Setup of run 1:
## arbiter_puf
module arbiter_puf #(parameter challenge_size = 8, response_width = 24)
					(input logic [challenge_size-1 : 0] challenge,
					input logic clk, reset,
					output logic [response_width-1 : 0] response);
For scale: about 14000 cells after synthesis, about 3800 flip-flops, ~34 I/O pins.
Settings: LEC_CHECK=0, CAP_MARGIN=35, CELL_PAD_IN_SITES_DETAIL_PLACEMENT=0, CELL_PAD_IN_SITES_GLOBAL_PLACEMENT=2, CORE_MARGIN=5, CORE_UTILIZATION=46, CTS_CLUSTER_SIZE=100, GPL_ROUTABILITY_DRIVEN=0, GPL_TIMING_DRIVEN=1, HOLD_SLACK_MARGIN=0.06, MAX_ROUTING_LAYER=met4, MIN_ROUTING_LAYER=met1, PLACE_DENSITY_LB_ADDON=0.01, SLEW_MARGIN=10; clock period 6.32 ns.
run.sh (not shown) runs the stock make flow with config.mk's settings and CLKGATE_MAP_FILE=.
[inputs] run 2 vs run 1
Settings: a change of CTS_CLUSTER_SIZE from 100 to 58; a change of CORE_MARGIN from 5 to 2; a change of MAX_ROUTING_LAYER from met4 to met5; a change of CORE_UTILIZATION from 46 to 71; a deleted GPL_ROUTABILITY_DRIVEN that had been 0; a deleted PLACE_DENSITY_LB_ADDON that had been 0.01; a change of CELL_PAD_IN_SITES_GLOBAL_PLACEMENT from 2 to 0; an added ABC_AREA of 0; a change of SLEW_MARGIN from 10 to 20; a deleted HOLD_SLACK_MARGIN that had been 0.06; a change of the clock period (ns, I/O delays scaled along) from 6.32 to 5.07.
Notes after the runs:
Having completed the whole flow, run 2 delivered a layout that passed the timing, DRC and antenna checks. On count of non-filler cells in the finished layout, the lower figure sits with run 2, not run 1. Measured against run 2, the total power of run 1 comes out at 0.839 times the reference value. Diff run 1 -> run 2 | part of the total power dissipated in the clock network | decrease of 2.2 points. The run showing the smaller worst endpoint data arrival time is run 2. Against run 1, run 2 comes in about 1.8% lower on final design area excluding fillers. Compared with run 1, in run 2 global-route usage grew by 7.4 points; sequential share of layout area grew by 0.87 points. Comparing run 1 and run 2, the higher wire length is on run 1. Going from run 1 to run 2, the final-layout clock-cell area share was found to have gone down by 0.60 points. Looking at area added between synthesis and finish, run 2 sits below run 1. Vias per cell in run 2 is about 13% above run 1.
Input changes introduced in run 3 (baseline for comparison: run 2):
Settings: CORE_MARGIN now 5, was 2; CORE_UTILIZATION now 69, was 71; SETUP_SLACK_MARGIN now -0.25, previously not set; ABC_AREA now 1, was 0; the clock period (ns, I/O delays scaled along) now 5.82, was 5.07.
==> comparison <==
Cmp run 3 and run 2 / number of placement rows / higher: run 3. Higher routed length per instance among run 3 and run 2: run 3. Changes observed in run 3 relative to run 2: die area has increased, average cell area after synthesis has decreased.
Setup changes, run 3 to run 4
Settings: swapping 58 for 70 in CTS_CLUSTER_SIZE; swapping 35 for 15 in CAP_MARGIN; swapping -0.25 for 0.67 in SETUP_SLACK_MARGIN; swapping 69 for 72 in CORE_UTILIZATION; putting PLACE_DENSITY_LB_ADDON at 0.0 where nothing was set; clearing ABC_AREA, which used to be 1; swapping 5 for 2 in CORE_MARGIN; swapping 5.82 for 2.26 in the clock period (ns, I/O delays scaled along).
--- outcome ---
| power | run 4 vs run 3 | worse |. Summary of run 4 over run 3: relative max-transition margin moved up, static leakage down about 0.5%, floorplan row count lower, count of non-CTS buffers in the layout saw an increase. Diff run 3 -> run 4: register fraction of the total cell area decreased 0.15 points; finished layout cell area now larger. Net load switching power: run 4 vs run 3 up 17000 uW.

---

## job 2503
arbiter_puf again, from the RTL that the note above started with.
clock: 2.2 ns
lec_check: 0
abc_area: 1
cap_margin: 20
core_aspect_ratio: 1.43
core_margin: 2
core_utilization: 72
cts_cluster_size: 11
place_density: 0.39
setup_slack_margin: 0.64
slew_margin: 40
tns_end_percent: 10
Here is what was changed in the inputs of job 804 compared with job 2503.
==> flow/config.mk <==
export PLATFORM = sky130hd
export DESIGN_NAME = arbiter_puf
export DESIGN_NICKNAME = arbiter_puf
export VERILOG_FILES = /design/flow/design.v
export SDC_FILE = /design/flow/constraint.sdc
export NUM_CORES = 4
export LEC_CHECK = 0
export CAP_MARGIN = 20
export CORE_MARGIN = 2
export CORE_UTILIZATION = 68
export SLEW_MARGIN = 20
==> flow/constraint.sdc <==
create_clock -name core_clock -period 8.86 [get_ports {clk}]
set_input_delay 1.7720 -clock core_clock [delete_from_list [all_inputs] [get_ports {clk}]]
set_output_delay 1.7720 -clock core_clock [all_outputs]
set_load 0.01 [all_outputs]
Looking at proportion of final cell area spent on non-clock buffers, job 804 sits below job 2503. When job 804 is set beside job 2503, its met3 layer usage reported by global route turns out to be 0.85 points smaller. [compare] base=job 2503 new=job 804: power density of the placed cells decreased by about 70% relative to the old numbers, power decreased by 98,000 uW relative to the old numbers, final core utilization decreased by 3.6 points relative to the old numbers. From job 2503 to job 804 the numbers moved as follows: sequential share of layout area went down by 0.28 points, total area of multi-input combinational cells was more or less identical.
The inputs of job 9994 differ from those of job 804 as listed below.
diff --git a/flow/config.mk b/flow/config.mk
--- a/flow/config.mk
+++ b/flow/config.mk
@@ -7,0 +8 @@
+export ABC_AREA = 1
@@ -10 +11,2 @@
-export CORE_UTILIZATION = 68
+export CORE_UTILIZATION = 72
+export CTS_CLUSTER_DIAMETER = 227
==> flow/constraint.sdc <==
create_clock -name core_clock -period 2.15 [get_ports {clk}]
set_input_delay 0.4300 -clock core_clock [delete_from_list [all_inputs] [get_ports {clk}]]
set_output_delay 0.4300 -clock core_clock [all_outputs]
set_load 0.01 [all_outputs]
--- outcome ---
Setup WNS job 804 -> job 9994: worse. Run comparison: job 9994 slowest stage cell on the critical path sky130_fd_sc_hd__dfrtp_1; job 804 slowest stage cell on the critical path sky130_fd_sc_hd__clkdlybuf4s50_1. Comparing job 804 and job 9994, the higher height of the die is on job 804. Job 9994 against job 804: finished layout cell area went up, utilization after layout picked up an extra 4.7 points, number of buffers other than clock buffers in the final layout moved up. For job 804, the path type of the worst min-delay path was reg2reg, unlike job 9994, where it was in2reg.
## Diff of input files: job 2541 against job 9994
diff --git a/flow/config.mk b/flow/config.mk
--- a/flow/config.mk
+++ b/flow/config.mk
@@ -8 +7,0 @@
-export ABC_AREA = 1
@@ -9,0 +9 @@
+export CORE_ASPECT_RATIO = 0.72
@@ -12 +12,4 @@
-export CTS_CLUSTER_DIAMETER = 227
+export CTS_CLUSTER_SIZE = 57
+export HOLD_SLACK_MARGIN = 0.29
+export PLACE_DENSITY_LB_ADDON = 0.0
+export SETUP_SLACK_MARGIN = 0.62
==> comparison <==
Between job 9994 and job 2541, the area growth from synthesis to layout figures differ only marginally. Looking at highest layer used for signal routing, the met4 result is from job 2541; the met5 one comes from job 9994. | core utilization before placement | job 9994 vs job 2541 | ≈ equal |. In the flow results for job 2541 and job 9994, the total core area is smaller on job 2541. NOTE number of non-clock buffers in the layout job 9994->job 2541 increased by more than 10%. In job 2541, the worst-margin pin slew came out 0.0055 ns above the value in job 9994. Going from job 9994 to job 2541, the multi-input combinational area share was found to have gone up by 0.24 points.
## Diff of input files: job 615 against job 2541
diff --git a/flow/config.mk b/flow/config.mk
--- a/flow/config.mk
+++ b/flow/config.mk
@@ -14 +14 @@
-export PLACE_DENSITY_LB_ADDON = 0.0
+export PLACE_DENSITY_LB_ADDON = 0.05
@@ -16 +16 @@
-export SLEW_MARGIN = 20
+export SLEW_MARGIN = 0
--- outcome ---
Between job 615 and job 2541, the areal power density over the cells figures differ only marginally.
In the flow results for job 2541 and job 615, the routed wire length is smaller on job 2541.
As far as sum of internal, switching and leakage power is concerned, job 615 and job 2541 perform about the same.
Job 615 vs job 2541 — count of filler cells inserted in the layout dropped about 1.5%.
For clock latency of the later-clocked register in the worst-skew pair, job 2541 and job 615 come out practically identical.
On total core area, job 2541 tracks job 615 almost exactly.
Relative to job 2541, worst setup slack decreased by 0.12 ns in job 615.
Job 615 against job 2541: share of the cycle needed by the critical path after routing +5.4 points; final non-filler cell area held steady.
Power is estimated from default activity; no workload was simulated.
